== v19 ==
// calc
module calc(
    input clk,  
    input rst_n,  
    input [7:0] num,
    input [2:0] op,
    input start,
    output reg [15:0] result,
    output reg [15:0] display_val,  
    output [2:0] led_op,  
    output reg stop
);
clock: 48.4 ns
lec_check: 0
abc_area: 0
cap_margin: 0
cell_pad_in_sites_global_placement: 2
core_margin: 2
core_utilization: 48
gpl_timing_driven: 0
max_routing_layer: met4
setup_slack_margin: 5.0
slew_margin: 20
run.sh (not shown) runs the stock make flow with config.mk's settings and CLKGATE_MAP_FILE=.
v19 finished all stages; layout check result: FAIL, due to max-capacitance violations, max-slew violations, negative setup slack.
Input-level comparison between v5 and v19:
Settings: SETUP_SLACK_MARGIN no longer set, was 5.0; GPL_TIMING_DRIVEN no longer set, was 0; MAX_ROUTING_LAYER no longer set, was met4; ABC_AREA no longer set, was 0; PLACE_DENSITY now 0.6, previously not set; CAP_MARGIN now 20, was 0; CORE_UTILIZATION now 17, was 48; CELL_PAD_IN_SITES_GLOBAL_PLACEMENT no longer set, was 2; the clock period (ns, I/O delays scaled along) now 52.6, was 48.4.
Results
v5: done, clean on timing, DRC and antenna. For v19, the launch point of the critical path was b[5], unlike v5, where it was b[0]. Re number of flip-flops and latches: no difference whatsoever between v19 and v5. Compared to v19, v5 has critical path data required time 4.18 ns higher. Delta (v5 minus v19): cell area decreased by 0.0045 mm^2 relative to the old numbers, non-clock inverter total of the final layout closely matched the old numbers.
What v8 does differently from v5 at the input level:
Settings: TNS_END_PERCENT: unset -> 15; CORE_UTILIZATION: 17 -> 70; CORE_ASPECT_RATIO: unset -> 0.5; the clock period (ns, I/O delays scaled along): 52.6 -> 55.0.
Notes after the runs:
v8 went all the way through synthesis, placement and routing and the layout is clean on timing, DRC and antenna.
In the tables for v5 and v8, measured slew at the worst slew-check pin reads higher with v8.
In v8, wire length of the first global-routing pass is lower than in v5.
Number of standard cells in the final layout excluding fillers for v8 is lower than for v5.
diff inputs: v8 => v46
Settings: removing PLACE_DENSITY (formerly 0.6); setting ABC_AREA to 1 for the first time; setting CTS_CLUSTER_DIAMETER to 272 for the first time; changing CORE_UTILIZATION from 70 to 62; changing SLEW_MARGIN from 20 to 0; setting CTS_CLUSTER_SIZE to 100 for the first time; removing CORE_ASPECT_RATIO (formerly 0.5); changing TNS_END_PERCENT from 15 to 5.
--- outcome ---
The final reports for v46 and v8 show growth of design area from synthesis to finish lower in the former. Of the two candidates, v8 has the worse final setup slack of the worst path and v46 the better one. Relative to v8, number of unique standard cell types used by synthesis has gone down in v46. Summary — number of filler cells placed in the layout, v46 relative to v8: higher, by 61%.

* * *

== old ==
calc again, from the RTL that the note above started with.
Settings: LEC_CHECK=0, ABC_AREA=1, CAP_MARGIN=15, CORE_MARGIN=2, CORE_UTILIZATION=70, CTS_CLUSTER_DIAMETER=214, CTS_CLUSTER_SIZE=60, HOLD_SLACK_MARGIN=-0.09, MAX_ROUTING_LAYER=met4, PLACE_DENSITY=0.6, SETUP_SLACK_MARGIN=-1.07, SLEW_MARGIN=20; clock period 34.8 ns.
old did not finish; the tool stopped in 4_1_cts with error DPL-0038.
What new does differently from old at the input level:
==> flow/config.mk <==
export PLATFORM = sky130hd
export DESIGN_NAME = calc
export DESIGN_NICKNAME = calc
export VERILOG_FILES = /design/flow/design.v
export SDC_FILE = /design/flow/constraint.sdc
export NUM_CORES = 4
export LEC_CHECK = 0
export ABC_AREA = 1
export CAP_MARGIN = 20
export CORE_MARGIN = 2
export CORE_UTILIZATION = 72
export CTS_CLUSTER_DIAMETER = 392
export PLACE_DENSITY = 0.6
export SLEW_MARGIN = 20
==> flow/constraint.sdc <==
create_clock -name core_clock -period 16.7 [get_ports {clk}]
set_input_delay 3.3400 -clock core_clock [delete_from_list [all_inputs] [get_ports {clk}]]
set_output_delay 3.3400 -clock core_clock [all_outputs]
set_load 0.01 [all_outputs]
No final results exist for new, since it was stopped by error DPL-0033 during 3_5_place_dp. Looking at total number of placement rows, new sits about 1.3% lower than old does. old -> new: post-synthesis share of cell area spent on xor and xnor gates delta 0, exact match. Changes observed in new relative to old: last weighted congestion value of the routability-driven placer has decreased; total die size has decreased.
